===== design/flow/design.v =====
module debounce (
  clk,
  reset_n,
  data_in,
  data_out
);
  parameter WIDTH = 32;            
  parameter POLARITY = "HIGH";     
  parameter TIMEOUT = 50000;       
  parameter TIMEOUT_WIDTH = 16;    
  input wire clk;
  input wire reset_n;
  input wire [WIDTH-1:0] data_in;
  output wire [WIDTH-1:0] data_out;
  reg [TIMEOUT_WIDTH-1:0] counter [0:WIDTH-1];
  wire counter_reset [0:WIDTH-1];
  wire counter_enable [0:WIDTH-1];
  genvar i;
  generate for (i = 0; i < WIDTH; i = i+1)
  begin:  debounce_counter_loop
    always @ (posedge clk or negedge reset_n)
    begin
      if (reset_n == 0)
      begin
        counter[i] <= 0;
      end
      else
      begin
        if (counter_reset[i] == 1)   
        begin
          counter[i] <= 0;
        end
        else if (counter_enable[i] == 1)
        begin
          counter[i] <= counter[i] + 1'b1;
        end
      end
    end
    if (POLARITY == "HIGH")
    begin
      assign counter_reset[i] = (data_in[i] == 0);
      assign counter_enable[i] = (data_in[i] == 1) & (counter[i] < TIMEOUT);
      assign data_out[i] = (counter[i] == TIMEOUT) ? 1'b1 : 1'b0;
    end
    else
    begin
      assign counter_reset[i] = (data_in[i] == 1);
      assign counter_enable[i] = (data_in[i] == 0) & (counter[i] < TIMEOUT);
      assign data_out[i] = (counter[i] == TIMEOUT) ? 1'b0 : 1'b1;    
    end
  end  
  endgenerate
endmodule

===== design/flow/run.sh =====
#!/bin/bash
# the make line also repeats each setting of config.mk as NAME=value (left out here)
make -C /OpenROAD-flow-scripts/flow DESIGN_CONFIG=/design/flow/config.mk WORK_HOME=/design/flow/orfs CLKGATE_MAP_FILE= finish

===== design/flow/config.mk =====
export PLATFORM = sky130hd
export DESIGN_NAME = debounce
export DESIGN_NICKNAME = debounce
export VERILOG_FILES = /design/flow/design.v
export SDC_FILE = /design/flow/constraint.sdc
export NUM_CORES = 4
export LEC_CHECK = 0
export CAP_MARGIN = 20
export CORE_ASPECT_RATIO = 1.75
export CORE_MARGIN = 2
export CORE_UTILIZATION = 40
export GPL_TIMING_DRIVEN = 0
export MAX_ROUTING_LAYER = met4
export SLEW_MARGIN = 20
export TNS_END_PERCENT = 20

===== design/flow/constraint.sdc =====
create_clock -name core_clock -period 2.38 [get_ports {clk}]
set_input_delay 0.4760 -clock core_clock [delete_from_list [all_inputs] [get_ports {clk}]]
set_output_delay 0.4760 -clock core_clock [all_outputs]
set_load 0.01 [all_outputs]

==> results.cfg, run 1 <==
; synthesis and place-and-route metrics
[place]
placed_cell_area_um2 = 30900
io_buffers = 57
dp.cells = 4084
gp_congestion = 0.826
place_hpwl_mm = 42.0
post-place-ws_ns = -0.535

[yosys]
yosysMostFrequentCell = dfrtp_1
synthCells = 3097
dominantRegCellSynth = dfrtp_1
yosys.area_share.aoi = 0.0807
area_leaders = dfrtp_1 (44%), and2_1 (7.3%), xor2_1 (6.3%)
synth_area_um2 = 29000
yosysChipArea_um2 = 29000
async_flop_share = 1.00
top_cell_area_share = 0.442
ys_sh_simple = 0.301
yosys.cell_types.count = 58
ys_cells = 3097
synth-edff-count = 0
largest_area_cell = dfrtp_1
syn_nets = 3195
top_logic_kind = simple AND/OR/NAND/NOR gates
ys_sh_mux = 0.0190
synthAdderAreaFrac = 0.0276
ys_ff = 512
top_cells_by_count = dfrtp_1 (512), and2_1 (337), nand2_1 (270)
ys_warn_count = 2
synth.cellmix.xorXnorShare = 0.102
synth_seq_share = 0.442
syn_area_per_cell_um2 = 9.36

[pwr]
switching_share = 0.233
powerSeq_mw = 9.00
ir_drop_v = 0.000534
comb_power_share = 0.050
powerComb_uw = 924
p_clk_frac = 0.468
powerDensity_nw_per_um2 = 555
clock_power_mw = 8.72
power_leakage_nw = 15.3
internal_power_mw = 14.3
p_seq_frac = 0.483
switching_power_mw = 4.35
power_leader = registers

[sta]
setup-tns-final_ns = -3.30
period_used_share = 1.20
max_freq_mhz = 351
period_minus_slack_ns = 2.85
setup_ws_ns = -0.467
tightest_slew_ns = 0.921
finalSetupViolCount = 20
slew_headroom = 0.382
drv_slew = 0
clock_skew_ns = 0.0162
rsz0062_at_grt = yes
finalHoldViolations = 0

[worst_setup_path]
reg2reg_to = counter[29][12]$_DFFE_PN0P_
worstPathRequired_ns = 1.90
ff2ff_path_depth = 7
timing.critical_path.from = counter[29][10]$_DFFE_PN0P_
slowest_delay_ns = 0.55
end_kind = output port
crit_chain = or4_4 > or4b_4 > nor3_4 > buf_2
critPathSlowestCell = or4_4
crit_cells = 4
r2r-start = counter[29][10]$_DFFE_PN0P_
cp_max_fo = 4
worstSetupPathType = flip-flop to output port
crit_path_end = data_out[29]
setup.worst_path.start_class = flip-flop
crit_buf_inv = 1
crit_family = simple AND/OR/NAND/NOR gates
r2r_slack_ns = -0.10
crit_arrival_ns = 2.37

[drt]
diodes = 0
wl_per_cell_um = 14.7
route.detailed.drc = 0
drt-total-wl_mm = 61.9
drtAntennaViolNets = 0
avgViaCountPerCell = 5.36
vias = 22500
drtIter0Drc = 1030
drt_first_pass_iters = 5

[die]
core_area_um2 = 71700
chipWidth_um = 207
fp_util = 0.404
die_h_um = 360
io_pins = 66
row_count = 130
die-area_um2 = 74700

[layout]
final_area_um2 = 33600
final_cells = 4206
nNetsFinal = 3341
fin_util = 0.468
area_growth_pct = 15.8

[grt]
grt_usage = 0.172
grt_max_degree = 96
antenna_found_initial = 0
overflow = 0
grt_pass1_vias = 23100
grt_pass1_wl_mm = 109

[clocking]
htree_levels = 2
clk_latency_ns = 0.62
cts_buffer_depth = 3
clk_pin_slew_ns = 0.06
numCtsBuffers = 54
cts_tree = built
root_buffer = clkbuf_16
cts_sinks = 512

[outcome]
so_faults = setup timing
status = finished with violations

[worst_hold_path]
worstHoldPathCells = 3
hp-start = data_in[26]
hold_class = primary input to flip-flop
min_to = counter[26][3]$_DFFE_PN0P_

[run]
max_cap_violations = 0
openroad.warnings = 60
[cell type report]
class | instances | area (µm²)
fillers | 6852 | 38200
multi-input cells | 2378 | 16100
flip-flops and latches | 512 | 12800
clock buffers | 81 | 1660
well taps | 924 | 1160
repair buffers | 90 | 841
inverters | 127 | 477
plain buffers | 80 | 325
clock inverters | 14 | 151
[stage by stage]
stage	power, mW	hold WS, ns
after global routing	19.5	0.237
final	18.6	0.246
after CTS	19.1	0.195
after floorplan	9.61	0.180
after detailed placement	10.1	0.369
after global placement	10.1	0.466
[routing by layer]
| layer | share of wire | GRT usage | vias to the layer above |
|---|---|---|---|
| li1 | - | - | 11200 |
| met1 | 0.41 | 0.184 | 11000 |
| met2 | 0.54 | 0.323 | 200 |
| met3 | 0.026 | 0.0252 | 89 |
| met4 | 0.024 | 0.0545 | 0 |
| met5 | 0 | - | - |
[what timing repair did]
action / in CTS / in global routing
hold buffers: 1 / 0
endpoints found under the hold margin: 36 / 0
setup buffers: 14 / 12
gates resized: 214 / 49
endpoints found under the setup margin: 45 / 53
pin swaps: 35 / 17
==> run 2: changes to the inputs <==
ABC_AREA = 1   (was not set)
CORE_ASPECT_RATIO = not set   (was 1.75)
CORE_UTILIZATION = 72   (was 40)
CTS_CLUSTER_DIAMETER = 397   (was not set)
GPL_TIMING_DRIVEN = not set   (was 0)
MAX_ROUTING_LAYER = not set   (was met4)
PLACE_DENSITY = 0.4   (was not set)
SETUP_SLACK_MARGIN = 0.44   (was not set)
TNS_END_PERCENT = not set   (was 20)
clock period = 2.22 ns   (was 2.38 ns; I/O delays follow)
==> run 2 against run 1 <==
Against the previous run:
- the layout still fails its checks (setup timing)
- clock power grew 6.3%
- core utilization grew 40 points
- non-clock buffer count grew 198
- clock skew shrank 0.0013 ns
- via count grew 43%
- sequential power grew 6.7%
- clock-buffer cell count grew 2
- die size shrank 40%
- sequential cell count is the same
- worst setup slack gained 0.36 ns
- sequential share of layout area shrank 3.6 points
- critical path type unchanged
==> results.cfg, run 2 <==
; synthesis and place-and-route metrics
[pwr]
powerDensity_nw_per_um2 = 544
ir_drop_v = 0.000642
switching_share = 0.234
comb_power_share = 0.064
switching_power_mw = 4.73
powerComb_mw = 1.30
internal_power_mw = 15.4
power_leakage_nw = 18.1
p_seq_frac = 0.476
finalPower_mw = 20.2
clock_power_mw = 9.27
power_leader = registers
p_clk_frac = 0.460
powerSeq_mw = 9.60

[place]
gp_congestion = 0.940
io_buffers = 65
dp.cells = 5295
place_hpwl_mm = 48.3

[sta]
setup_ws_ns = -0.103
slew_headroom = 0.650
finalSetupViolCount = 8
max_freq_mhz = 431
tightest_slew_ns = 0.523
clock_skew_ns = 0.0149
period_used_share = 1.05
finalHoldViolations = 0
whs_ns = 0.313
drv_slew = 0
rsz0062_at_grt = yes
period_minus_slack_ns = 2.32

[grt]
grt_use_met1 = 0.435
grtUsageMet3 = 0.0443
antenna_found_initial = 1
grt_pass1_wl_mm = 131
grt_pass1_vias = 29500
grt_usage = 0.342
use_met2 = 0.595
overflow = 0
grt_max_degree = 85
busiest_layer = met2

[clocking]
root_buffer = clkbuf_16
htree_levels = 2
clk_pin_slew_ns = 0.07
cts_buffer_depth = 3
numCtsBuffers = 54
clk_latency_ns = 0.63
cts_tree = built
cts_sinks = 512

[worst_setup_path]
timing.critical_path.from = counter[15][14]$_DFFE_PN0P_
worstPathRequired_ns = 1.78
crit_arrival_ns = 1.88
critPathSlowestCell = dfrtp_1
reg2reg_to = counter[15][1]$_DFFE_PN0P_
r2r_slack_ns = 0.15
crit_cells = 5
worstSetupPathType = flip-flop to output port
crit_family = simple AND/OR/NAND/NOR gates
slowest_delay_ns = 0.38
crit_path_end = data_out[15]
setup.worst_path.start_class = flip-flop
ff2ff_path_depth = 15
crit_chain = nand2_1 > nor2_4 > nand3_2 > nor4_2 > buf_2
cp_max_fo = 3
r2r-start = counter[15][1]$_DFFE_PN0P_
end_kind = output port
crit_buf_inv = 1

[layout]
fin_util = 0.865
area_growth_pct = 19.1
nNetsFinal = 5071
final_cells = 5597

[yosys]
yosys.cell_types.count = 36
largest_area_cell = dfrtp_1
synthAdderAreaFrac = 0.0257
ys_ff = 512
synth-edff-count = 0
synth.cellmix.xorXnorShare = 0.0155
synth_area_um2 = 31100
yosys.area_share.aoi = 0.0621
top_cells_by_count = nand2_1 (1350), nor2_1 (909), dfrtp_1 (512)
async_flop_share = 1.00
syn_area_per_cell_um2 = 6.72
area_leaders = dfrtp_1 (41%), nand2_1 (16%), nor2_1 (11%)
dominantRegCellSynth = dfrtp_1
top_cell_area_share = 0.411
yosysChipArea_um2 = 31100
ys_sh_mux = 0
synth_seq_share = 0.411
yosysMostFrequentCell = nand2_1
ys_cells = 4634
synthCells = 4634
top_logic_kind = simple AND/OR/NAND/NOR gates
ys_sh_simple = 0.410
syn_nets = 4732
ys_warn_count = 2

[run]
max_cap_violations = 0
openroad.warnings = 62

[die]
core_area_um2 = 42900
die_h_um = 212
fp_util = 0.726
chipWidth_um = 212
io_pins = 66
row_count = 76
die-area_um2 = 44900

[drt]
route.detailed.drc = 0
wl_per_cell_um = 14.6
drt-total-wl_mm = 81.8
drt_first_pass_iters = 7
diodes = 0
avgViaCountPerCell = 5.76
vias = 32300
drtIter0Drc = 3799
drtAntennaViolNets = 0

[outcome]
status = finished with violations
so_faults = setup timing

[worst_hold_path]
hold_class = primary input to async pin
## run 2: layer usage
layer | up-vias | routed length, µm
met3 | 381 | 5390
met1 | 14900 | 33200
met4 | 2 | 3270
met2 | 1420 | 39900
met5 | - | 13
li1 | 15600 | -
## run 2: layout make-up
cell class                 instances  area (µm²)
multi-input combinational       3524       16800
sequential                       512       12800
fill                            2512        5790
timing repair buffer             368        2950
inverter                         513        1950
clock buffer                      83        1650
tap                              585         732
clock inverter                    12         148
## run 2: metrics by stage
stage	setup TNS, ns	area [µm²]	setup WS (ns)
4_1_cts	-0.830	36200	-0.179
3_3_place_gp	0	32900	0.00874
2_1_floorplan	0	31100	0.663
3_5_place_dp	-0.0211	32900	-0.0211
6_report	-0.503	37100	-0.103
5_1_grt	-1.41	37100	-0.156
## run 2: repair_timing
action / CTS / global route
buffers inserted: 146 / 60
endpoints found under the hold margin: 29 / 0
endpoints found under the setup margin: 32 / 146
hold buffers: 1 / 0
gates resized: 292 / 155
pin swaps: 55 / 47
==> run 3: changes to the inputs <==
ABC_AREA = not set   (was 1)
CAP_MARGIN = 5   (was 20)
CELL_PAD_IN_SITES_GLOBAL_PLACEMENT = 3   (was not set)
CORE_MARGIN = 8   (was 2)
CORE_UTILIZATION = 29   (was 72)
CTS_CLUSTER_DIAMETER = not set   (was 397)
GPL_TIMING_DRIVEN = 1   (was not set)
HOLD_SLACK_MARGIN = 0.12   (was not set)
MAX_ROUTING_LAYER = met4   (was not set)
PLACE_DENSITY = not set   (was 0.4)
SETUP_SLACK_MARGIN = 1.2   (was 0.44)
SLEW_MARGIN = 25   (was 20)
clock period = 5.68 ns   (was 2.22 ns; I/O delays follow)
==> run 3 against run 2 <==
Against the previous run:
- clock skew increased by 0.0046 ns
- the run now finishes clean
- sequential cell count unchanged
- synthesized cell count decreased by 33%
- synthesized area down 7.0%
- global-route usage shrank 21 points
- worst setup slack improved by 1.7 ns
==> results.cfg, run 3 <==
; synthesis and place-and-route metrics
[drt]
avgViaCountPerCell = 4.91
wl_met2_mm = 32.6
drt-total-wl_mm = 69.3
vias = 22200
wl_per_cell_um = 15.3
drt_first_pass_iters = 4
drtAntennaViolNets = 0
route.detailed.drc = 0
drtIter0Drc = 1171
wl_met1_mm = 32.9
top_layer_used = met4
met3_length_mm = 2.31

[grt]
grt_pass1_wl_mm = 119
overflow = 0
grt_usage = 0.129
grt_pass1_vias = 22900
grt_max_degree = 96
antenna_found_initial = 2

[clocking]
cts_sinks = 512
htree_levels = 3
holdBufCountCts = 0
cts_buffer_depth = 3
cts_resized = 0
clk_latency_ns = 0.61
numCtsBuffers = 72
root_buffer = clkbuf_16
cts_tree = built
clk_pin_slew_ns = 0.06
post_cts_buffers = 0

[yosys]
ys_warn_count = 2
synth-edff-count = 0
top_cells_by_count = dfrtp_1 (512), and2_1 (337), nand2_1 (270)
ys_cells = 3097
top_cell_area_share = 0.442
top_logic_kind = simple AND/OR/NAND/NOR gates
synth.cellmix.xorXnorShare = 0.102
syn_nets = 3195
synthCells = 3097
ys_sh_simple = 0.301
yosysChipArea_um2 = 29000
yosys.area_share.aoi = 0.0807
yosysMostFrequentCell = dfrtp_1
largest_area_cell = dfrtp_1
dominantRegCellSynth = dfrtp_1
area_leaders = dfrtp_1 (44%), and2_1 (7.3%), xor2_1 (6.3%)
synth_seq_share = 0.442
async_flop_share = 1.00
ys_sh_mux = 0.0190
synthAdderAreaFrac = 0.0276
yosys.cell_types.count = 58
synth_area_um2 = 29000
syn_area_per_cell_um2 = 9.36
ys_ff = 512

[sta]
whs_ns = 0.482
period_minus_slack_ns = 4.09
setup-tns-final_ns = 0
finalHoldViolations = 0
clock_skew_ns = 0.0195
slew_headroom = 0.353
period_used_share = 0.719
rsz0062_at_grt = no
drv_slew = 0
finalSetupViolCount = 0
tightest_slew_ns = 0.971
setup_ws_ns = 1.59
max_freq_mhz = 245

[layout]
layout.area.comb_um2 = 15400
nNetsFinal = 3262
seq_area_um2 = 12800
num-fill-cells = 10200
final_cells = 4520
area_growth_pct = 15.4

[worst_setup_path]
setup.worst_path.start_class = flip-flop
r2r-start = counter[29][12]$_DFFE_PN0P_
worstPathRequired_ns = 4.54
cp_max_fo = 6
timing.critical_path.from = counter[29][12]$_DFFE_PN0P_
crit_path_end = data_out[29]
critPathSlowestCell = or4b_2
end_kind = output port
crit_buf_inv = 1
crit_chain = or4_1 > or4b_2 > nor3_1 > clkdlybuf4s50_1
crit_cells = 4
crit_family = simple AND/OR/NAND/NOR gates
slowest_delay_ns = 0.62
reg2reg_to = counter[29][10]$_DFFE_PN0P_
r2r_slack_ns = 3.03
crit_arrival_ns = 2.95
ff2ff_path_depth = 5
worstSetupPathType = flip-flop to output port

[pwr]
ir_drop_v = 0.000254
powerSeq_mw = 3.78
power_leader = the clock network
switching_power_mw = 2.03
powerDensity_nw_per_um2 = 259
clock_power_mw = 4.52
powerComb_uw = 370
p_clk_frac = 0.522
p_seq_frac = 0.436
power_leakage_nw = 15.0
switching_share = 0.234
internal_power_mw = 6.64
comb_power_share = 0.043

[die]
die-area_um2 = 110000
chipWidth_um = 332
core_area_um2 = 99600
io_pins = 66
row_count = 116
fp_util = 0.291
die_h_um = 332

[run]
max_cap_violations = 0
openroad.warnings = 58

[worst_hold_path]
min_to = counter[23][15]$_DFFE_PN0P_
hold_class = flip-flop to flip-flop
hp-start = counter[23][15]$_DFFE_PN0P_
worstHoldPathCells = 1

[place]
place_hpwl_mm = 45.7
gp_congestion = 0.749
dp.cells = 4388
io_buffers = 65
post-place-ws_ns = 2.20

[outcome]
status = complete, no violations
run 3: final cells by class:
| cell class | count | share of cell area |
|---|---|---|
| tap | 1298 | 0.0485 |
| timing repair buffer | 73 | 0.0225 |
| clock inverter | 14 | 0.00381 |
| inverter | 127 | 0.0142 |
| clock buffer | 116 | 0.0674 |
| antenna | 2 | 0.000150 |
| sequential | 512 | 0.383 |
| multi-input combinational | 2378 | 0.460 |
run 3: layer usage:
layer / global-route usage / up-vias
li1: - / 11100
met1: 0.164 / 10800
met2: 0.208 / 205
met3: 0.0265 / 103
met4: 0.0354 / 0
met5: - / -
run 3: through the flow:
stage / power, mW / area, µm² / utilization
6_report: 8.67 / 33500 / 0.336
4_1_cts: 8.94 / 33400 / 0.336
5_1_grt: 9.13 / 33500 / 0.336
3_5_place_dp: 4.23 / 31100 / 0.312
3_3_place_gp: 4.22 / 31000 / 0.312
2_1_floorplan: 4.03 / 29000 / -
==> run 4: changes to the inputs <==
CELL_PAD_IN_SITES_GLOBAL_PLACEMENT = not set   (was 3)
CORE_MARGIN = 2   (was 8)
CORE_UTILIZATION = 18   (was 29)
CTS_CLUSTER_DIAMETER = 47   (was not set)
CTS_CLUSTER_SIZE = 83   (was not set)
GPL_TIMING_DRIVEN = 0   (was 1)
HOLD_SLACK_MARGIN = not set   (was 0.12)
MAX_ROUTING_LAYER = not set   (was met4)
MIN_ROUTING_LAYER = met1   (was not set)
PLACE_DENSITY_LB_ADDON = 0.1   (was not set)
SETUP_SLACK_MARGIN = not set   (was 1.2)
SLEW_MARGIN = 20   (was 25)
TNS_END_PERCENT = 55   (was not set)
clock period = 3.22 ns   (was 5.68 ns; I/O delays follow)
==> run 4 against run 3 <==
Against the previous run:
- non-clock buffer count rose by 76
- clock skew rose by 0.0025 ns
- sequential cell count did not move
- worst hold slack got worse by 0.18 ns
- design area rose by 12%
- largest power group unchanged
==> results.cfg, run 4 <==
; synthesis and place-and-route metrics
[grt]
use_met2 = 0.141
grt_usage = 0.0921
grtUsageMet3 = 0.0281
grt_max_degree = 77
overflow = 0
busiest_layer = met2
grt_use_met1 = 0.118
grt_pass1_wl_mm = 125
grt_pass1_vias = 23600
antenna_found_initial = 3

[layout]
fin_util = 0.234
area_growth_pct = 29.4
nNetsFinal = 3396
final_cells = 5564
final_area_um2 = 37500

[yosys]
largest_area_cell = dfrtp_1
yosys.cell_types.count = 58
dominantRegCellSynth = dfrtp_1
yosysChipArea_um2 = 29000
syn_area_per_cell_um2 = 9.36
ys_ff = 512
ys_cells = 3097
synth_area_um2 = 29000
top_logic_kind = simple AND/OR/NAND/NOR gates
yosys.area_share.aoi = 0.0807
ys_warn_count = 2
async_flop_share = 1.00
synthCells = 3097
synth.cellmix.xorXnorShare = 0.102
synth-edff-count = 0
yosysMostFrequentCell = dfrtp_1
top_cell_area_share = 0.442
syn_nets = 3195
top_cells_by_count = dfrtp_1 (512), and2_1 (337), nand2_1 (270)
ys_sh_simple = 0.301
synthAdderAreaFrac = 0.0276
ys_sh_mux = 0.0190
area_leaders = dfrtp_1 (44%), and2_1 (7.3%), xor2_1 (6.3%)
synth_seq_share = 0.442

[die]
io_pins = 66
fp_util = 0.181
die-area_um2 = 164000
core_area_um2 = 160000
row_count = 147
chipWidth_um = 405
die_h_um = 405

[sta]
tightest_slew_ns = 1.03
slew_headroom = 0.306
finalHoldViolations = 0
whs_ns = 0.305
period_used_share = 0.995
clock_skew_ns = 0.0220
max_freq_mhz = 312
setup-tns-final_ns = 0
setup_ws_ns = 0.0168
period_minus_slack_ns = 3.20
rsz0062_at_grt = yes
drv_slew = 0
finalSetupViolCount = 0

[worst_setup_path]
crit_chain = or4_4 > or4b_4 > nor3_4 > buf_6
crit_path_end = data_out[29]
crit_family = simple AND/OR/NAND/NOR gates
ff2ff_path_depth = 6
cp_max_fo = 5
critPathSlowestCell = or4_4
r2r_slack_ns = 0.56
worstPathRequired_ns = 2.58
reg2reg_to = counter[29][13]$_DFFE_PN0P_
crit_cells = 4
crit_buf_inv = 1
crit_arrival_ns = 2.56
setup.worst_path.start_class = flip-flop
end_kind = output port
worstSetupPathType = flip-flop to output port
timing.critical_path.from = counter[29][13]$_DFFE_PN0P_
r2r-start = counter[29][13]$_DFFE_PN0P_
slowest_delay_ns = 0.54

[worst_hold_path]
min_to = counter[0][13]$_DFFE_PN0P_
worstHoldPathCells = 3
hp-start = data_in[0]
hold_class = primary input to flip-flop

[clocking]
cts_buffer_depth = 3
cts_tree = built
numCtsBuffers = 130
clk_pin_slew_ns = 0.05
htree_levels = 4
clk_latency_ns = 0.75
cts_sinks = 512
root_buffer = clkbuf_16

[drt]
avgViaCountPerCell = 4.08
route.detailed.drc = 0
drt-total-wl_mm = 73.2
drtIter0Drc = 891
drt_first_pass_iters = 7
wl_per_cell_um = 13.1
vias = 22700
drtAntennaViolNets = 0

[place]
gp_congestion = 0.709
place_hpwl_mm = 47.3
placed_cell_area_um2 = 32500
post-place-ws_ns = 0.0719
dp.cells = 5321
io_buffers = 57

[outcome]
status = complete, no violations

[pwr]
switching_share = 0.235
ir_drop_v = 0.000502
p_seq_frac = 0.314
powerSeq_mw = 6.67
switching_power_mw = 4.99
clock_power_mw = 13.9
p_clk_frac = 0.653
finalPower_mw = 21.3
power_leader = the clock network
powerDensity_nw_per_um2 = 567
powerComb_uw = 694
power_leakage_nw = 16.5
comb_power_share = 0.033
internal_power_mw = 16.3

[run]
max_cap_violations = 0
openroad.warnings = 60
-- run 4: routing by layer --
layer | share of wire | up-vias
li1 | - | 11400
met1 | 0.48 | 10900
met2 | 0.44 | 273
met3 | 0.047 | 154
met4 | 0.031 | 4
met5 | 0.00037 | -
-- run 4: area by class of cell --
class | count | area, µm²
diodes | 1 | 2.50
plain buffers | 80 | 312
clock buffers | 171 | 3700
clock inverters | 66 | 963
fillers | 17400 | 123000
inverters | 127 | 477
multi-input cells | 2378 | 15800
flip-flops and latches | 512 | 12800
well taps | 2160 | 2700
repair buffers | 69 | 764
-- run 4: what timing repair did --
item / CTS / global route
setup endpoints to repair: 31 / 13
pin swaps: 3 / 4
hold buffers: 1 / 0
setup buffers: 3 / 1
endpoints found under the hold margin: 40 / 0
resized: 101 / 17
==> run 5: changes to the inputs <==
ABC_AREA = 1   (was not set)
CAP_MARGIN = 15   (was 5)
CORE_UTILIZATION = 72   (was 18)
CTS_CLUSTER_DIAMETER = 25   (was 47)
CTS_CLUSTER_SIZE = 38   (was 83)
GPL_TIMING_DRIVEN = not set   (was 0)
HOLD_SLACK_MARGIN = 0.29   (was not set)
MIN_ROUTING_LAYER = not set   (was met1)
PLACE_DENSITY = 0.95   (was not set)
PLACE_DENSITY_LB_ADDON = not set   (was 0.1)
SETUP_SLACK_MARGIN = 0.47   (was not set)
TNS_END_PERCENT = 90   (was 55)
clock period = 2.36 ns   (was 3.22 ns; I/O delays follow)
==> run 5 against run 4 <==
Against the previous run:
- die size is 73% lower
- synthesized area grew 7.5%
- synthesized cell count increased by 50%
- the flow now stops in global routing
==> results.cfg, run 5 <==
; flow metrics
[outcome]
status = stopped before the end
haltStage = global routing
error_line = [ERROR GRT-0232] Routing congestion too high. Check the congestion heatmap in the GUI.

[place]
gp_congestion = 0.932
io_buffers = 65
place_hpwl_mm = 49.4

[yosys]
yosys.area_share.aoi = 0.0621
synthAdderAreaFrac = 0.0257
largest_area_cell = dfrtp_1
synth.cellmix.xorXnorShare = 0.0155
yosysMostFrequentCell = nand2_1
synth_area_um2 = 31100
top_logic_kind = simple AND/OR/NAND/NOR gates
ys_sh_simple = 0.410
ys_cells = 4634
ys_ff = 512
synthCells = 4634
area_leaders = dfrtp_1 (41%), nand2_1 (16%), nor2_1 (11%)
synth-edff-count = 0
syn_area_per_cell_um2 = 6.72
dominantRegCellSynth = dfrtp_1
yosys.cell_types.count = 36
top_cell_area_share = 0.411
ys_warn_count = 2
synth_seq_share = 0.411
yosysChipArea_um2 = 31100
async_flop_share = 1.00
syn_nets = 4732
top_cells_by_count = nand2_1 (1350), nor2_1 (909), dfrtp_1 (512)
ys_sh_mux = 0

[clocking]
root_buffer = clkbuf_16
cts_buffer_depth = 3
htree_levels = 4
numCtsBuffers = 143
cts_sinks = 512

[die]
fp_util = 0.726
io_pins = 66
row_count = 76
die-area_um2 = 44900
core_area_um2 = 42900
die_h_um = 212
chipWidth_um = 212

[grt]
grt_usage = 0.861
overflow = 530
run 5: stage by stage:
stage	total power, mW	setup WS, ns	cells	instance area [µm²]
2_1_floorplan	9.65	0.775	4634	31100
3_5_place_dp	10.1	0.169	5262	32700
3_3_place_gp	10.1	0.166	5262	32700
4_1_cts	29.9	-0.145	5678	39200
run 5: what timing repair did:
action,in CTS
gates resized,331
cloned,0
hold endpoints to repair,464
pin swaps,54
setup buffers,151
hold buffers,3
setup endpoints to repair,32
run 5: per-layer routing:
metal,global-route usage,overflow
met5,0.387,3
met4,0.921,199
met3,0.738,20
met1,0.842,12
met2,0.995,296
==> run 6: changes to the inputs <==
ABC_AREA = not set   (was 1)
CAP_MARGIN = 40   (was 15)
CORE_UTILIZATION = 50   (was 72)
CTS_CLUSTER_DIAMETER = 47   (was 25)
CTS_CLUSTER_SIZE = 83   (was 38)
GPL_TIMING_DRIVEN = 0   (was not set)
HOLD_SLACK_MARGIN = 0.15   (was 0.29)
MIN_ROUTING_LAYER = met1   (was not set)
PLACE_DENSITY = not set   (was 0.95)
PLACE_DENSITY_LB_ADDON = 0.04   (was not set)
SETUP_SLACK_MARGIN = not set   (was 0.47)
TNS_END_PERCENT = not set   (was 90)
clock period = 3.22 ns   (was 2.36 ns; I/O delays follow)
==> run 6 against run 5 <==
Against the previous run:
- now clean on timing, DRC and antenna
- die size is 33% higher
- synthesized area is 7.0% lower
- synthesized cell count is 33% lower
==> results.cfg, run 6 <==
; synthesis and place-and-route metrics
[die]
io_pins = 66
core_area_um2 = 57500
chipWidth_um = 245
die_h_um = 245
fp_util = 0.504
row_count = 88
die-area_um2 = 59900

[worst_setup_path]
crit_path_end = data_out[4]
path_common_cell = or4_1
crit_arrival_ns = 2.48
crit_family = simple AND/OR/NAND/NOR gates
crit_chain = or4_1 > or4_1 > nor4_2 > dlygate4sd2_1
worstSetupPathType = flip-flop to output port
timing.critical_path.from = counter[4][13]$_DFFE_PN0P_
ff2ff_path_depth = 7
critPathSlowestCell = or4_1
cp_max_fo = 5
crit_buf_inv = 1
worstPathRequired_ns = 2.58
r2r-start = counter[29][13]$_DFFE_PN0P_
slowest_delay_ns = 0.55
setup.worst_path.start_class = flip-flop
end_kind = output port
reg2reg_to = counter[29][10]$_DFFE_PN0P_
r2r_slack_ns = 0.70
crit_cells = 4

[yosys]
synth.cellmix.xorXnorShare = 0.102
synth_seq_share = 0.442
top_cell_area_share = 0.442
ys_cells = 3097
ys_warn_count = 2
ys_ff = 512
yosysChipArea_um2 = 29000
synth-edff-count = 0
top_logic_kind = simple AND/OR/NAND/NOR gates
ys_sh_mux = 0.0190
ys_sh_simple = 0.301
async_flop_share = 1.00
dominantRegCellSynth = dfrtp_1
top_cells_by_count = dfrtp_1 (512), and2_1 (337), nand2_1 (270)
largest_area_cell = dfrtp_1
synthCells = 3097
synthAdderAreaFrac = 0.0276
synth_area_um2 = 29000
syn_nets = 3195
yosys.area_share.aoi = 0.0807
yosys.cell_types.count = 58
syn_area_per_cell_um2 = 9.36
yosysMostFrequentCell = dfrtp_1
area_leaders = dfrtp_1 (44%), and2_1 (7.3%), xor2_1 (6.3%)

[clocking]
htree_levels = 3
numCtsBuffers = 76
root_buffer = clkbuf_16
clk_pin_slew_ns = 0.06
cts_tree = built
cts_sinks = 512
cts_buffer_depth = 3
clk_latency_ns = 0.61

[drt]
drtIter0Drc = 1092
route.detailed.drc = 0
drtAntennaViolNets = 0
avgViaCountPerCell = 5.52
drt-total-wl_mm = 57.4
wl_per_cell_um = 14.1
vias = 22500
diodes = 0
drt_first_pass_iters = 5

[grt]
antenna_found_initial = 0
grt_max_degree = 99
grt_pass1_wl_mm = 102
grt_pass1_vias = 22100
grt_usage = 0.196
overflow = 0

[layout]
final_cells = 4070
nNetsFinal = 3341
area_growth_pct = 15.6

[pwr]
switching_power_mw = 3.68
powerComb_uw = 660
power_leakage_nw = 15.4
switching_share = 0.233
p_seq_frac = 0.421
powerSeq_mw = 6.66
ir_drop_v = 0.000399
internal_power_mw = 12.1
power_leader = the clock network
p_clk_frac = 0.537
powerDensity_nw_per_um2 = 472
comb_power_share = 0.042
clock_power_mw = 8.50

[worst_hold_path]
worstHoldPathCells = 3
hold_class = primary input to flip-flop
min_to = counter[0][13]$_DFFE_PN0P_
hp-start = data_in[0]

[outcome]
status = complete, no violations

[sta]
tightest_slew_ns = 0.792
setup-tns-final_ns = 0
drv_slew = 0
finalSetupViolCount = 0
finalHoldViolations = 0
clock_skew_ns = 0.0218
period_minus_slack_ns = 3.13
slew_headroom = 0.472
period_used_share = 0.971
max_freq_mhz = 320

[run]
openroad.warnings = 58
max_cap_violations = 0

[place]
dp.cells = 3927
gp_congestion = 0.849
io_buffers = 57
place_hpwl_mm = 39.0
## run 6: final cells by class
type	instances	area, µm²
Fill cell	5074	24000
Multi-Input combinational cell	2378	15500
Sequential cell	512	12800
Clock buffer	95	2130
Tap cell	765	957
Timing Repair Buffer	68	764
Clock inverter	45	533
Inverter	127	477
Buffer	80	310
## run 6: per-stage QoR
stage,power (mW),hold WS (ns),util,setup slack (ns),instance area (µm²)
floorplan,7.10,0.348,-,0.784,29000
global placement,7.41,0.470,0.531,-21.50,30500
detailed placement,7.44,0.484,0.534,0.209,30700
CTS,16.1,0.407,0.581,0.00127,33400
global route,16.5,0.439,0.583,-0.00511,33500
finish,15.8,0.441,0.583,0.0939,33500
## run 6: routing by layer
layer / share of wire / GRT usage / vias to the layer above
li1: - / - / 11200
met5: 0 / 0 / -
met4: 0.019 / 0.0525 / 0
met2: 0.46 / 0.320 / 314
met3: 0.038 / 0.0370 / 87
met1: 0.48 / 0.269 / 10800
## run 6: what timing repair did
item	4_1_cts	5_1_grt
pin swaps	0	2
gates resized	20	21
hold endpoints to repair	48	0
endpoints found under the setup margin	14	18
gates cloned	0	0
hold buffers	1	0
setup buffers	0	1
==> run 7: changes to the inputs <==
ABC_AREA = 1   (was not set)
CAP_MARGIN = 20   (was 40)
CELL_PAD_IN_SITES_DETAIL_PLACEMENT = 0   (was not set)
CORE_ASPECT_RATIO = 0.92   (was not set)
CORE_UTILIZATION = 70   (was 50)
CTS_CLUSTER_DIAMETER = 31   (was 47)
CTS_CLUSTER_SIZE = 15   (was 83)
GPL_TIMING_DRIVEN = not set   (was 0)
HOLD_SLACK_MARGIN = not set   (was 0.15)
MIN_ROUTING_LAYER = not set   (was met1)
PLACE_DENSITY_LB_ADDON = 0.29   (was 0.04)
SETUP_SLACK_MARGIN = 0.67   (was not set)
SLEW_MARGIN = 10   (was 20)
clock period = 2.28 ns   (was 3.22 ns; I/O delays follow)
==> run 7 against run 6 <==
Against the previous run:
- synthesized area increased by 7.5%
- die size decreased by 23%
- the run now fails in global routing
- synthesized cell count increased by 50%
==> results.cfg, run 7 <==
; flow metrics
[outcome]
status = stopped before the end
haltStage = global routing
error_line = [ERROR GRT-0232] Routing congestion too high. Check the congestion heatmap in the GUI.

[yosys]
yosysChipArea_um2 = 31100
ys_sh_mux = 0
ys_warn_count = 2
yosys.area_share.aoi = 0.0621
area_leaders = dfrtp_1 (41%), nand2_1 (16%), nor2_1 (11%)
top_cell_area_share = 0.411
top_logic_kind = simple AND/OR/NAND/NOR gates
synth-edff-count = 0
synthCells = 4634
async_flop_share = 1.00
dominantRegCellSynth = dfrtp_1
synthAdderAreaFrac = 0.0257
ys_ff = 512
ys_cells = 4634
synth_area_um2 = 31100
syn_nets = 4732
largest_area_cell = dfrtp_1
syn_area_per_cell_um2 = 6.72
top_cells_by_count = nand2_1 (1350), nor2_1 (909), dfrtp_1 (512)
synth_seq_share = 0.411
ys_sh_simple = 0.410
yosys.cell_types.count = 36
yosysMostFrequentCell = nand2_1
synth.cellmix.xorXnorShare = 0.0155

[grt]
overflow = 66
grt_usage = 0.685

[clocking]
numCtsBuffers = 103
root_buffer = clkbuf_16
cts_sinks = 512
htree_levels = 3
cts_buffer_depth = 3

[place]
place_hpwl_mm = 48.7
gp_congestion = 0.927
post-place-ws_ns = 0.132
io_buffers = 65

[die]
core_area_um2 = 44200
die_h_um = 206
io_pins = 66
chipWidth_um = 224
die-area_um2 = 46200
row_count = 74
fp_util = 0.705
-- run 7: per-layer routing --
metal  GRT usage  overflow
met1       0.684         0
met2       0.898        33
met3       0.475         3
met4       0.682        30
met5       0.237         0
-- run 7: what timing repair did --
action / 4_1_cts
gates resized: 332
setup endpoints to repair: 109
hold buffers: 1
pin swaps: 61
setup buffers: 164
endpoints found under the hold margin: 36
-- run 7: per-stage QoR --
| stage | setup TNS [ns] | cells | utilization | total power, mW | area [µm²] |
|---|---|---|---|---|---|
| after detailed placement | 0 | 5262 | 0.743 | 10.5 | 32800 |
| after floorplan | 0 | 4634 | - | 9.98 | 31100 |
| after global placement | 0 | 5262 | 0.743 | 10.4 | 32800 |
| after CTS | -0.875 | 5622 | 0.865 | 26.3 | 38200 |
==> run 8: changes to the inputs <==
CAP_MARGIN = 5   (was 20)
CELL_PAD_IN_SITES_DETAIL_PLACEMENT = not set   (was 0)
CORE_ASPECT_RATIO = not set   (was 0.92)
CORE_UTILIZATION = 72   (was 70)
CTS_CLUSTER_DIAMETER = not set   (was 31)
CTS_CLUSTER_SIZE = 27   (was 15)
HOLD_SLACK_MARGIN = 0.3   (was not set)
PLACE_DENSITY = 0.64   (was not set)
PLACE_DENSITY_LB_ADDON = not set   (was 0.29)
SETUP_SLACK_MARGIN = 0.17   (was 0.67)
SLEW_MARGIN = 20   (was 10)
clock period = 2.25 ns   (was 2.28 ns; I/O delays follow)
==> run 8 against run 7 <==
Against the previous run:
- now fails the layout checks on setup timing
- synthesized cell count unchanged
- synthesized area stayed put
- die size shrank 2.7%
==> results.cfg, run 8 <==
; synthesis and place-and-route metrics
[pwr]
ir_drop_v = 0.000668
powerSeq_mw = 9.46
clock_power_mw = 9.64
power_leader = the clock network
comb_power_share = 0.061
internal_power_mw = 15.7
powerComb_mw = 1.24
p_clk_frac = 0.474
switching_share = 0.229
power_leakage_nw = 18.1
switching_power_mw = 4.66
finalPower_mw = 20.3
p_seq_frac = 0.465
powerDensity_nw_per_um2 = 551

[worst_setup_path]
end_kind = output port
crit_chain = nor2_2 > nand2_2 > nor4_4 > buf_4 > buf_6
ff2ff_path_depth = 9
reg2reg_to = counter[9][10]$_DFFE_PN0P_
r2r-start = counter[9][1]$_DFFE_PN0P_
critPathSlowestCell = dfrtp_1
crit_family = simple AND/OR/NAND/NOR gates
slowest_delay_ns = 0.44
timing.critical_path.from = counter[29][12]$_DFFE_PN0P_
setup.worst_path.start_class = flip-flop
worstPathRequired_ns = 1.80
cp_max_fo = 5
crit_path_end = data_out[29]
r2r_slack_ns = 0.35
crit_cells = 5
worstSetupPathType = flip-flop to output port
crit_arrival_ns = 1.82
crit_buf_inv = 2

[layout]
area_growth_pct = 18.6
fin_util = 0.861
final_cells = 5595
nNetsFinal = 5063
final_area_um2 = 36900

[clocking]
cts_tree = built
clk_latency_ns = 0.61
root_buffer = clkbuf_16
cts_buffer_depth = 3
numCtsBuffers = 55
clk_pin_slew_ns = 0.06
htree_levels = 2
cts_sinks = 512

[sta]
max_freq_mhz = 440
slew_headroom = 0.618
setup_ws_ns = -0.0206
period_minus_slack_ns = 2.27
setup-tns-final_ns = -0.0206
finalHoldViolations = 0
rsz0062_at_grt = yes
period_used_share = 1.01
clock_skew_ns = 0.0115
whs_ns = 0.336
tightest_slew_ns = 0.571
drv_slew = 0
finalSetupViolCount = 1

[yosys]
dominantRegCellSynth = dfrtp_1
syn_area_per_cell_um2 = 6.72
synth.cellmix.xorXnorShare = 0.0155
synth_seq_share = 0.411
top_logic_kind = simple AND/OR/NAND/NOR gates
area_leaders = dfrtp_1 (41%), nand2_1 (16%), nor2_1 (11%)
async_flop_share = 1.00
yosys.cell_types.count = 36
synth_area_um2 = 31100
ys_warn_count = 2
top_cell_area_share = 0.411
yosysMostFrequentCell = nand2_1
ys_cells = 4634
ys_sh_simple = 0.410
yosysChipArea_um2 = 31100
largest_area_cell = dfrtp_1
synthAdderAreaFrac = 0.0257
ys_sh_mux = 0
yosys.area_share.aoi = 0.0621
syn_nets = 4732
ys_ff = 512
synth-edff-count = 0
top_cells_by_count = nand2_1 (1350), nor2_1 (909), dfrtp_1 (512)
synthCells = 4634

[grt]
grt_max_degree = 77
overflow = 0
grt_usage = 0.341
grt_pass1_wl_mm = 130
antenna_found_initial = 0
grt_pass1_vias = 29700

[place]
dp.cells = 5290
placed_cell_area_um2 = 32900
post-place-ws_ns = 0.0611
io_buffers = 65
place_hpwl_mm = 49.2
gp_congestion = 0.923

[drt]
route.detailed.drc = 0
vias = 31900
drt_first_pass_iters = 6
drt-total-wl_mm = 79.1
avgViaCountPerCell = 5.70
drtIter0Drc = 3472
drtAntennaViolNets = 0
wl_per_cell_um = 14.1

[die]
die_h_um = 212
fp_util = 0.726
row_count = 76
chipWidth_um = 212
die-area_um2 = 44900
io_pins = 66
core_area_um2 = 42900

[outcome]
so_faults = setup timing
status = finished with violations

[run]
openroad.warnings = 62
max_cap_violations = 0

[worst_hold_path]
hold_class = primary input to async pin
## run 8: timing repair
item / CTS / global route
hold endpoints to repair: 425 / 0
setup buffers: 149 / 53
setup endpoints to repair: 32 / 35
pin swaps: 43 / 37
hold buffers: 1 / 0
gates resized: 263 / 95
## run 8: layout make-up
cell class | instances | area [µm²]
multi-input combinational | 3524 | 16700
sequential | 512 | 12800
fill | 2580 | 5950
timing repair buffer | 359 | 2850
inverter | 513 | 1930
clock buffer | 83 | 1650
tap | 585 | 732
clock inverter | 18 | 265
antenna | 1 | 2.50
## run 8: layer usage
layer	part of all wire	global-route usage
met5	0	0
met1	0.42	0.444
met4	0.034	0.128
met3	0.059	0.0403
met2	0.49	0.586
==> run 9: changes to the inputs <==
CAP_MARGIN = 20   (was 5)
CORE_UTILIZATION = 70   (was 72)
CTS_CLUSTER_DIAMETER = 374   (was not set)
CTS_CLUSTER_SIZE = not set   (was 27)
HOLD_SLACK_MARGIN = not set   (was 0.3)
PLACE_DENSITY = not set   (was 0.64)
PLACE_DENSITY_LB_ADDON = 0.01   (was not set)
SETUP_SLACK_MARGIN = 0.64   (was 0.17)
clock period = 2.23 ns   (was 2.25 ns; I/O delays follow)
==> run 9 against run 8 <==
Against the previous run:
- still fails the layout checks on setup timing
- power grew 3.4%
- routed wire length is 18% higher
- largest cell class unchanged
- largest power group unchanged
- critical path depth did not move
- synthesized area unchanged
- clock skew up 0.0015 ns
- critical endpoint is now data_out[20]
- worst setup slack worse by 0.090 ns
- die size up 2.8%
- core utilization up 2.8 points
- highest routed layer unchanged
==> results.cfg, run 9 <==
; synthesis and place-and-route metrics
[outcome]
status = finished with violations
so_faults = setup timing

[die]
row_count = 77
die_h_um = 215
die-area_um2 = 46200
fp_util = 0.707
io_pins = 66
core_area_um2 = 44000
chipWidth_um = 215

[drt]
route.detailed.drc = 0
drtIter0Drc = 4331
drt_first_pass_iters = 6
drt-total-wl_mm = 93.7
wl_per_cell_um = 16.4
avgViaCountPerCell = 6.05
vias = 34500
drtAntennaViolNets = 0

[yosys]
syn_area_per_cell_um2 = 6.72
yosys.cell_types.count = 36
largest_area_cell = dfrtp_1
top_cell_area_share = 0.411
ys_sh_simple = 0.410
top_cells_by_count = nand2_1 (1350), nor2_1 (909), dfrtp_1 (512)
synth_area_um2 = 31100
ys_ff = 512
area_leaders = dfrtp_1 (41%), nand2_1 (16%), nor2_1 (11%)
yosysChipArea_um2 = 31100
synth-edff-count = 0
yosys.area_share.aoi = 0.0621
async_flop_share = 1.00
synthAdderAreaFrac = 0.0257
syn_nets = 4732
yosysMostFrequentCell = nand2_1
ys_sh_mux = 0
dominantRegCellSynth = dfrtp_1
synthCells = 4634
ys_cells = 4634
synth.cellmix.xorXnorShare = 0.0155
top_logic_kind = simple AND/OR/NAND/NOR gates
ys_warn_count = 2
synth_seq_share = 0.411

[worst_setup_path]
crit_path_end = data_out[20]
timing.critical_path.from = counter[20][4]$_DFFE_PN0P_
end_kind = output port
crit_buf_inv = 1
cp_max_fo = 2
r2r_slack_ns = 0.38
r2r-start = counter[9][1]$_DFFE_PN0P_
worstSetupPathType = flip-flop to output port
crit_chain = nand2_2 > nor3_4 > nand4_1 > nor4_1 > buf_2
setup.worst_path.start_class = flip-flop
crit_family = simple AND/OR/NAND/NOR gates
critPathSlowestCell = dfrtp_1
reg2reg_to = counter[9][1]$_DFFE_PN0P_
ff2ff_path_depth = 14
slowest_delay_ns = 0.40
crit_cells = 5
worstPathRequired_ns = 1.78
crit_arrival_ns = 1.89

[layout]
nNetsFinal = 5162
num-fill-cells = 2206
final_cells = 5699
area_growth_pct = 25.7

[sta]
period_used_share = 1.05
setup_ws_ns = -0.111
clock_skew_ns = 0.0129
slew_headroom = 0.626
whs_ns = 0.310
tightest_slew_ns = 0.559
rsz0062_at_grt = yes
finalHoldViolations = 0
max_freq_mhz = 427
period_minus_slack_ns = 2.34
setup-tns-final_ns = -0.641
drv_slew = 0
finalSetupViolCount = 10

[run]
max_cap_violations = 0
openroad.warnings = 60

[clocking]
cts_buffer_depth = 3
htree_levels = 2
clk_pin_slew_ns = 0.07
cts_tree = built
cts_sinks = 512
root_buffer = clkbuf_16
numCtsBuffers = 55
clk_latency_ns = 0.62

[pwr]
p_clk_frac = 0.479
switching_power_mw = 4.95
power_leakage_nw = 19.0
powerComb_mw = 1.40
clock_power_mw = 10.1
power_leader = the clock network
powerSeq_mw = 9.56
switching_share = 0.235
ir_drop_v = 0.000625
p_seq_frac = 0.454
comb_power_share = 0.066
powerDensity_nw_per_um2 = 538
internal_power_mw = 16.1

[grt]
grt_max_degree = 78
grt_pass1_wl_mm = 134
grt_pass1_vias = 30300
overflow = 0
grt_usage = 0.335
antenna_found_initial = 1

[place]
dp.cells = 5300
place_hpwl_mm = 48.8
io_buffers = 65
gp_congestion = 0.929

[worst_hold_path]
hold_class = primary input to async pin
## run 9: what timing repair did
action | 4_1_cts | 5_1_grt
pin swaps | 55 | 125
hold buffers | 1 | 0
setup endpoints to repair | 114 | 371
cloned | 0 | 12
hold endpoints to repair | 27 | 0
gates resized | 319 | 468
buffers inserted | 167 | 119
## run 9: area by class of cell
| type | instances | area [µm²] | share of cell area |
|---|---|---|---|
| clock buffers | 77 | 1630 | 0.0417 |
| multi-input cells | 3531 | 17900 | 0.458 |
| flip-flops and latches | 512 | 12800 | 0.328 |
| repair inverters | 5 | 32.5 | 0.000831 |
| diodes | 1 | 2.50 | 0.0000639 |
| well taps | 592 | 741 | 0.0189 |
| clock inverters | 22 | 340 | 0.00870 |
| repair buffers | 446 | 3600 | 0.0919 |
| inverters | 513 | 2020 | 0.0517 |
## run 9: metal layers
| layer | GRT usage | wire (µm) | vias to the layer above |
|---|---|---|---|
| li1 | - | - | 15700 |
| met2 | 0.575 | 45600 | 2204 |
| met5 | 0 | 0 | - |
| met1 | 0.440 | 35700 | 16000 |
| met3 | 0.0402 | 7580 | 571 |
| met4 | 0.124 | 4800 | 0 |
## run 9: metrics by stage
step	instance area (µm²)	util	worst slack, ns	power, mW
final	39100	0.889	-0.111	21.0
after floorplan	31100	-	0.671	10.2
after detailed placement	32900	0.748	0.0481	10.7
after CTS	36600	0.831	-0.194	20.8
after global placement	32900	0.748	0.102	10.7
after global routing	39100	0.889	-0.177	21.6
==> run 10: changes to the inputs <==
CORE_ASPECT_RATIO = 1.75   (was not set)
CORE_UTILIZATION = 40   (was 70)
CTS_CLUSTER_DIAMETER = not set   (was 374)
GPL_TIMING_DRIVEN = 0   (was not set)
HOLD_SLACK_MARGIN = 0.03   (was not set)
MAX_ROUTING_LAYER = met4   (was not set)
PLACE_DENSITY_LB_ADDON = not set   (was 0.01)
SETUP_SLACK_MARGIN = not set   (was 0.64)
TNS_END_PERCENT = 20   (was not set)
clock period = 5.67 ns   (was 2.23 ns; I/O delays follow)
==> run 10 against run 9 <==
Against the previous run:
- now clean on timing, DRC and antenna
- via count fell by 16%
- combinational power fell by 74%
- synthesized cell count did not move
- clock skew rose by 0.011 ns
- non-clock buffer count fell by 313
- critical path depth did not move
- die size rose by 74%
- clock power fell by about 60%
- clock-buffer cell count did not move
- core utilization fell by 43 points
- first-iteration DRC count fell by 66%
- largest cell class unchanged
- design area fell by 10%
==> results.cfg, run 10 <==
; synthesis and place-and-route metrics
[outcome]
status = complete, no violations

[pwr]
p_seq_frac = 0.463
ir_drop_v = 0.000336
p_clk_frac = 0.493
comb_power_share = 0.044
internal_power_mw = 6.25
switching_power_mw = 1.87
power_leader = the clock network
clock_power_mw = 4.00
power_leakage_nw = 16.5
powerSeq_mw = 3.76
finalPower_mw = 8.12
switching_share = 0.230
powerComb_uw = 359
powerDensity_nw_per_um2 = 232

[sta]
period_used_share = 0.683
clock_skew_ns = 0.0244
finalHoldViolations = 0
drv_slew = 0
period_minus_slack_ns = 3.87
tightest_slew_ns = 0.830
max_freq_mhz = 258
setup-tns-final_ns = 0
slew_headroom = 0.441
finalSetupViolCount = 0
rsz0062_at_grt = no

[worst_setup_path]
crit_path_end = data_out[21]
critPathSlowestCell = clkdlybuf4s50_1
r2r_slack_ns = 4.05
crit_cells = 5
reg2reg_to = counter[24][6]$_DFFE_PN0P_
crit_family = simple AND/OR/NAND/NOR gates
setup.worst_path.start_class = flip-flop
crit_buf_inv = 1
crit_chain = nand2_1 > nor3_1 > nand4_1 > nor4_1 > clkdlybuf4s50_1
r2r-start = counter[24][0]$_DFFE_PN0P_
end_kind = output port
worstSetupPathType = flip-flop to output port
ff2ff_path_depth = 8
timing.critical_path.from = counter[21][6]$_DFFE_PN0P_
crit_arrival_ns = 2.74
slowest_delay_ns = 0.68
worstPathRequired_ns = 4.54
cp_max_fo = 5

[die]
chipWidth_um = 215
core_area_um2 = 77200
row_count = 135
fp_util = 0.404
die_h_um = 373
die-area_um2 = 80200
io_pins = 66

[drt]
drtAntennaViolNets = 0
top_layer_used = met4
drt-total-wl_mm = 75.0
wl_met1_mm = 29.3
met3_length_mm = 2.15
avgViaCountPerCell = 5.00
route.detailed.drc = 0
wl_met2_mm = 41.0
drt_first_pass_iters = 6
drtIter0Drc = 1472
vias = 29100
wl_per_cell_um = 12.9

[yosys]
synthAdderAreaFrac = 0.0257
synth-edff-count = 0
async_flop_share = 1.00
yosys.cell_types.count = 36
dominantRegCellSynth = dfrtp_1
synth_area_um2 = 31100
area_leaders = dfrtp_1 (41%), nand2_1 (16%), nor2_1 (11%)
ys_sh_mux = 0
top_cells_by_count = nand2_1 (1350), nor2_1 (909), dfrtp_1 (512)
synth.cellmix.xorXnorShare = 0.0155
yosys.area_share.aoi = 0.0621
top_cell_area_share = 0.411
yosysMostFrequentCell = nand2_1
syn_nets = 4732
synthCells = 4634
yosysChipArea_um2 = 31100
ys_ff = 512
ys_cells = 4634
top_logic_kind = simple AND/OR/NAND/NOR gates
largest_area_cell = dfrtp_1
ys_sh_simple = 0.410
ys_warn_count = 2
syn_area_per_cell_um2 = 6.72
synth_seq_share = 0.411

[run]
max_cap_violations = 0
openroad.warnings = 58

[place]
place_hpwl_mm = 55.5
gp_congestion = 0.870
dp.cells = 5709
io_buffers = 41

[clocking]
clk_latency_ns = 0.62
cts_sinks = 512
clk_pin_slew_ns = 0.06
cts_buffer_depth = 3
numCtsBuffers = 55
root_buffer = clkbuf_16
htree_levels = 2
cts_resized = 0
cts_tree = built
post_cts_buffers = 0
holdBufCountCts = 0

[layout]
final_cells = 5814
fin_util = 0.454
seq_area_um2 = 12800
area_growth_pct = 12.5
num-fill-cells = 8011
layout.area.comb_um2 = 16000
nNetsFinal = 4837

[grt]
grt_max_degree = 91
grt_pass1_wl_mm = 129
antenna_found_initial = 3
overflow = 0
grt_pass1_vias = 28800
grt_usage = 0.193

[worst_hold_path]
hold_class = primary input to async pin
run 10: layout make-up:
| cell class | count | share of cell area |
|---|---|---|
| Multi-Input combinational cell | 3524 | 0.456 |
| Sequential cell | 512 | 0.366 |
| Inverter | 513 | 0.0550 |
| Clock buffer | 77 | 0.0460 |
| Tap cell | 1027 | 0.0367 |
| Timing Repair Buffer | 48 | 0.0173 |
| Buffer | 85 | 0.0118 |
| Clock inverter | 25 | 0.0111 |
| Antenna cell | 3 | 0.000214 |
run 10: routing by layer:
| metal | GRT usage | up-vias |
|---|---|---|
| met5 | - | - |
| li1 | - | 15100 |
| met1 | 0.191 | 13500 |
| met3 | 0.0260 | 185 |
| met4 | 0.0760 | 0 |
| met2 | 0.376 | 354 |
run 10: metrics by stage:
step | setup slack [ns] | area [µm²] | hold slack, ns
after floorplan | 3.42 | 31100 | 0.463
after global placement | -21.13 | 32800 | 0.475
after detailed placement | 2.35 | 33000 | 0.480
after CTS | 1.67 | 35000 | 0.253
after global routing | 1.54 | 35000 | 0.265
final | 1.80 | 35000 | 0.302
==> run 11: changes to the inputs <==
CORE_ASPECT_RATIO = not set   (was 1.75)
CORE_UTILIZATION = 53   (was 40)
GPL_TIMING_DRIVEN = not set   (was 0)
HOLD_SLACK_MARGIN = not set   (was 0.03)
MAX_ROUTING_LAYER = not set   (was met4)
PLACE_DENSITY_LB_ADDON = 0.01   (was not set)
TNS_END_PERCENT = not set   (was 20)
clock period = 2.15 ns   (was 5.67 ns; I/O delays follow)
==> run 11 against run 10 <==
Against the previous run:
- now fails the layout checks on setup timing
- combinational power went up to 3.3 times the previous value
- sequential power went up to 2.6 times the previous value
- design area is 5.7% higher
- routed wire length is 4.4% lower
- global-route usage is 4.8 points higher
- core utilization is 19 points higher
- power went up to 2.6 times the previous value
- via count is 2.2% higher
- register-to-register slack worse by 3.8 ns
- sequential cell count stayed put
- largest power group is now registers
==> results.cfg, run 11 <==
; synthesis and place-and-route metrics
[outcome]
status = finished with violations
so_faults = setup timing

[grt]
grt_pass1_wl_mm = 127
overflow = 0
grt_pass1_vias = 28100
grt_max_degree = 86
antenna_found_initial = 1
grt_usage = 0.241

[pwr]
switching_power_mw = 4.80
comb_power_share = 0.056
power_leader = registers
finalPower_mw = 20.8
p_clk_frac = 0.468
p_seq_frac = 0.476
power_leakage_nw = 18.1
ir_drop_v = 0.000717
clock_power_mw = 9.73
powerComb_mw = 1.17
internal_power_mw = 16.0
powerSeq_mw = 9.90
switching_share = 0.231
powerDensity_nw_per_um2 = 561

[yosys]
ys_warn_count = 2
syn_area_per_cell_um2 = 6.72
yosys.cell_types.count = 36
synth_area_um2 = 31100
syn_nets = 4732
synth_seq_share = 0.411
async_flop_share = 1.00
yosysChipArea_um2 = 31100
yosys.area_share.aoi = 0.0621
top_cells_by_count = nand2_1 (1350), nor2_1 (909), dfrtp_1 (512)
top_logic_kind = simple AND/OR/NAND/NOR gates
ys_ff = 512
ys_cells = 4634
top_cell_area_share = 0.411
synthAdderAreaFrac = 0.0257
synth-edff-count = 0
ys_sh_mux = 0
yosysMostFrequentCell = nand2_1
synthCells = 4634
ys_sh_simple = 0.410
dominantRegCellSynth = dfrtp_1
synth.cellmix.xorXnorShare = 0.0155
area_leaders = dfrtp_1 (41%), nand2_1 (16%), nor2_1 (11%)
largest_area_cell = dfrtp_1

[sta]
clock_skew_ns = 0.0157
setup_ws_ns = -0.125
period_used_share = 1.06
tightest_slew_ns = 0.525
slew_headroom = 0.649
finalHoldViolations = 0
finalSetupViolCount = 11
period_minus_slack_ns = 2.27
setup-tns-final_ns = -0.577
drv_slew = 0
rsz0062_at_grt = yes
max_freq_mhz = 440

[clocking]
clk_pin_slew_ns = 0.06
cts_tree = built
cts_buffer_depth = 3
cts_sinks = 512
numCtsBuffers = 58
clk_latency_ns = 0.61
root_buffer = clkbuf_16
htree_levels = 2

[drt]
vias = 29700
avgViaCountPerCell = 5.14
route.detailed.drc = 0
drt-total-wl_mm = 71.7
drt_first_pass_iters = 5
drtIter0Drc = 1509
diodes = 0
wl_per_cell_um = 12.4
drtAntennaViolNets = 0

[place]
gp_congestion = 0.884
place_hpwl_mm = 50.3
post-place-ws_ns = 0.00717
io_buffers = 65

[worst_setup_path]
worstPathRequired_ns = 1.72
crit_chain = inv_2 > ha_4 > nand4_1 > nor4_2 > buf_2
r2r-start = counter[15][9]$_DFFE_PN0P_
crit_cells = 5
crit_family = simple AND/OR/NAND/NOR gates
ff2ff_path_depth = 13
slowest_delay_ns = 0.40
critPathSlowestCell = dfrtp_1
timing.critical_path.from = counter[2][0]$_DFFE_PN0P_
r2r_slack_ns = 0.20
crit_arrival_ns = 1.84
worstSetupPathType = flip-flop to output port
end_kind = output port
cp_max_fo = 3
crit_buf_inv = 2
setup.worst_path.start_class = flip-flop
reg2reg_to = counter[15][6]$_DFFE_PN0P_
crit_path_end = data_out[2]

[die]
fp_util = 0.538
die_h_um = 246
row_count = 88
chipWidth_um = 246
core_area_um2 = 57900
die-area_um2 = 60700
io_pins = 66

[run]
openroad.warnings = 60
max_cap_violations = 0

[worst_hold_path]
hold_class = primary input to async pin

[layout]
area_growth_pct = 18.9
num-fill-cells = 5347
seq_area_um2 = 12800
layout.area.comb_um2 = 16500
nNetsFinal = 5081
run 11: timing repair:
item                       CTS  global route
setup endpoints to repair   32            32
resized                    244            65
hold endpoints to repair    22             0
hold buffers                 1             0
pin swaps                   34            42
buffers inserted            82            41
run 11: layer usage:
| layer | routed length (µm) | global-route usage | vias up | part of all wire |
|---|---|---|---|---|
| met5 | 11 | 0 | - | 0.00015 |
| met4 | 1210 | 0.0581 | 2 | 0.017 |
| met3 | 2610 | 0.0285 | 90 | 0.036 |
| met2 | 33300 | 0.404 | 461 | 0.46 |
| met1 | 34600 | 0.333 | 13600 | 0.48 |
| li1 | - | - | 15500 | - |
run 11: final cells by class:
type,count,share of cell area
repair buffers,374,0.0803
clock buffers,83,0.0444
inverters,513,0.0520
clock inverters,19,0.00557
well taps,765,0.0258
flip-flops and latches,512,0.346
multi-input cells,3524,0.446
run 11: per-stage QoR:
step | hold slack, ns | instances | util | area [µm²]
floorplan | 0.134 | 4634 | - | 31100
global placement | 0.340 | 5564 | 0.585 | 33900
detailed placement | 0.339 | 5564 | 0.585 | 33900
CTS | 0.282 | 5749 | 0.631 | 36600
global route | 0.305 | 5790 | 0.640 | 37100
finish | 0.295 | 5790 | 0.640 | 37100
==> run 12: changes to the inputs <==
ABC_AREA = not set   (was 1)
CAP_MARGIN = 10   (was 20)
CELL_PAD_IN_SITES_DETAIL_PLACEMENT = 0   (was not set)
CORE_ASPECT_RATIO = 0.92   (was not set)
CORE_UTILIZATION = 70   (was 53)
CTS_CLUSTER_DIAMETER = 29   (was not set)
CTS_CLUSTER_SIZE = 43   (was not set)
PLACE_DENSITY_LB_ADDON = 0.29   (was 0.01)
SETUP_SLACK_MARGIN = 0.5   (was not set)
SLEW_MARGIN = 10   (was 20)
TNS_END_PERCENT = 5   (was not set)
clock period = 1.72 ns   (was 2.15 ns; I/O delays follow)
==> run 12 against run 11 <==
Against the previous run:
- the run now fails in clock tree synthesis
- synthesized cell count down 33%
- synthesized area down 7.0%
- die size down 29%
==> results.cfg, run 12 <==
; flow metrics
[outcome]
status = stopped before the end
haltStage = clock tree synthesis
error_line = [ERROR DPL-0038] Utilization greater than 100%, impossible to legalize

[die]
die_h_um = 199
chipWidth_um = 216
io_pins = 66
die-area_um2 = 43000
row_count = 71
core_area_um2 = 40900
fp_util = 0.709

[yosys]
yosys.cell_types.count = 58
ys_cells = 3097
synth.cellmix.xorXnorShare = 0.102
ys_ff = 512
synth_area_um2 = 29000
synthCells = 3097
largest_area_cell = dfrtp_1
area_leaders = dfrtp_1 (44%), and2_1 (7.3%), xor2_1 (6.3%)
syn_area_per_cell_um2 = 9.36
yosys.area_share.aoi = 0.0807
top_cells_by_count = dfrtp_1 (512), and2_1 (337), nand2_1 (270)
ys_sh_simple = 0.301
async_flop_share = 1.00
dominantRegCellSynth = dfrtp_1
syn_nets = 3195
top_logic_kind = simple AND/OR/NAND/NOR gates
top_cell_area_share = 0.442
synth-edff-count = 0
ys_warn_count = 2
synth_seq_share = 0.442
synthAdderAreaFrac = 0.0276
yosysMostFrequentCell = dfrtp_1
ys_sh_mux = 0.0190
yosysChipArea_um2 = 29000

[place]
place_hpwl_mm = 52.7
dp.cells = 4329
post-place-ws_ns = -0.852
gp_congestion = 0.916
placed_cell_area_um2 = 35500
io_buffers = 65
==> run 13: changes to the inputs <==
ABC_AREA = 0   (was not set)
CAP_MARGIN = 20   (was 10)
CELL_PAD_IN_SITES_DETAIL_PLACEMENT = 2   (was 0)
CORE_UTILIZATION = 59   (was 70)
CTS_CLUSTER_DIAMETER = 192   (was 29)
CTS_CLUSTER_SIZE = 49   (was 43)
GPL_ROUTABILITY_DRIVEN = 0   (was not set)
PLACE_DENSITY_LB_ADDON = not set   (was 0.29)
SETUP_SLACK_MARGIN = 0.26   (was 0.5)
TNS_END_PERCENT = 65   (was 5)
clock period = 2.63 ns   (was 1.72 ns; I/O delays follow)
==> run 13 against run 12 <==
Against the previous run:
- the flow stops in detailed placement
- synthesized area did not move
- synthesized cell count did not move
- die size is 18% higher
==> results.cfg, run 13 <==
; flow metrics
[die]
io_pins = 66
core_area_um2 = 48300
row_count = 77
fp_util = 0.600
die_h_um = 217
chipWidth_um = 235
die-area_um2 = 50900

[yosys]
yosys.area_share.aoi = 0.0807
dominantRegCellSynth = dfrtp_1
yosysMostFrequentCell = dfrtp_1
synth-edff-count = 0
top_logic_kind = simple AND/OR/NAND/NOR gates
synthCells = 3097
ys_cells = 3097
area_leaders = dfrtp_1 (44%), and2_1 (7.3%), xor2_1 (6.3%)
ys_warn_count = 2
syn_nets = 3195
ys_ff = 512
ys_sh_simple = 0.301
yosysChipArea_um2 = 29000
largest_area_cell = dfrtp_1
synth_seq_share = 0.442
syn_area_per_cell_um2 = 9.36
synth_area_um2 = 29000
synthAdderAreaFrac = 0.0276
top_cells_by_count = dfrtp_1 (512), and2_1 (337), nand2_1 (270)
top_cell_area_share = 0.442
synth.cellmix.xorXnorShare = 0.102
yosys.cell_types.count = 58
ys_sh_mux = 0.0190
async_flop_share = 1.00

[place]
io_buffers = 65

[outcome]
error_line = [ERROR DPL-0033] detailed placement checks failed during check placement.
status = stopped before the end
haltStage = detailed placement
-- run 13: per-stage QoR --
step	std cells	hold slack, ns
2_1_floorplan	3097	0.230
3_3_place_gp	3766	0.466
Power figures rest on the tool's default switching activity, not on a simulated workload.
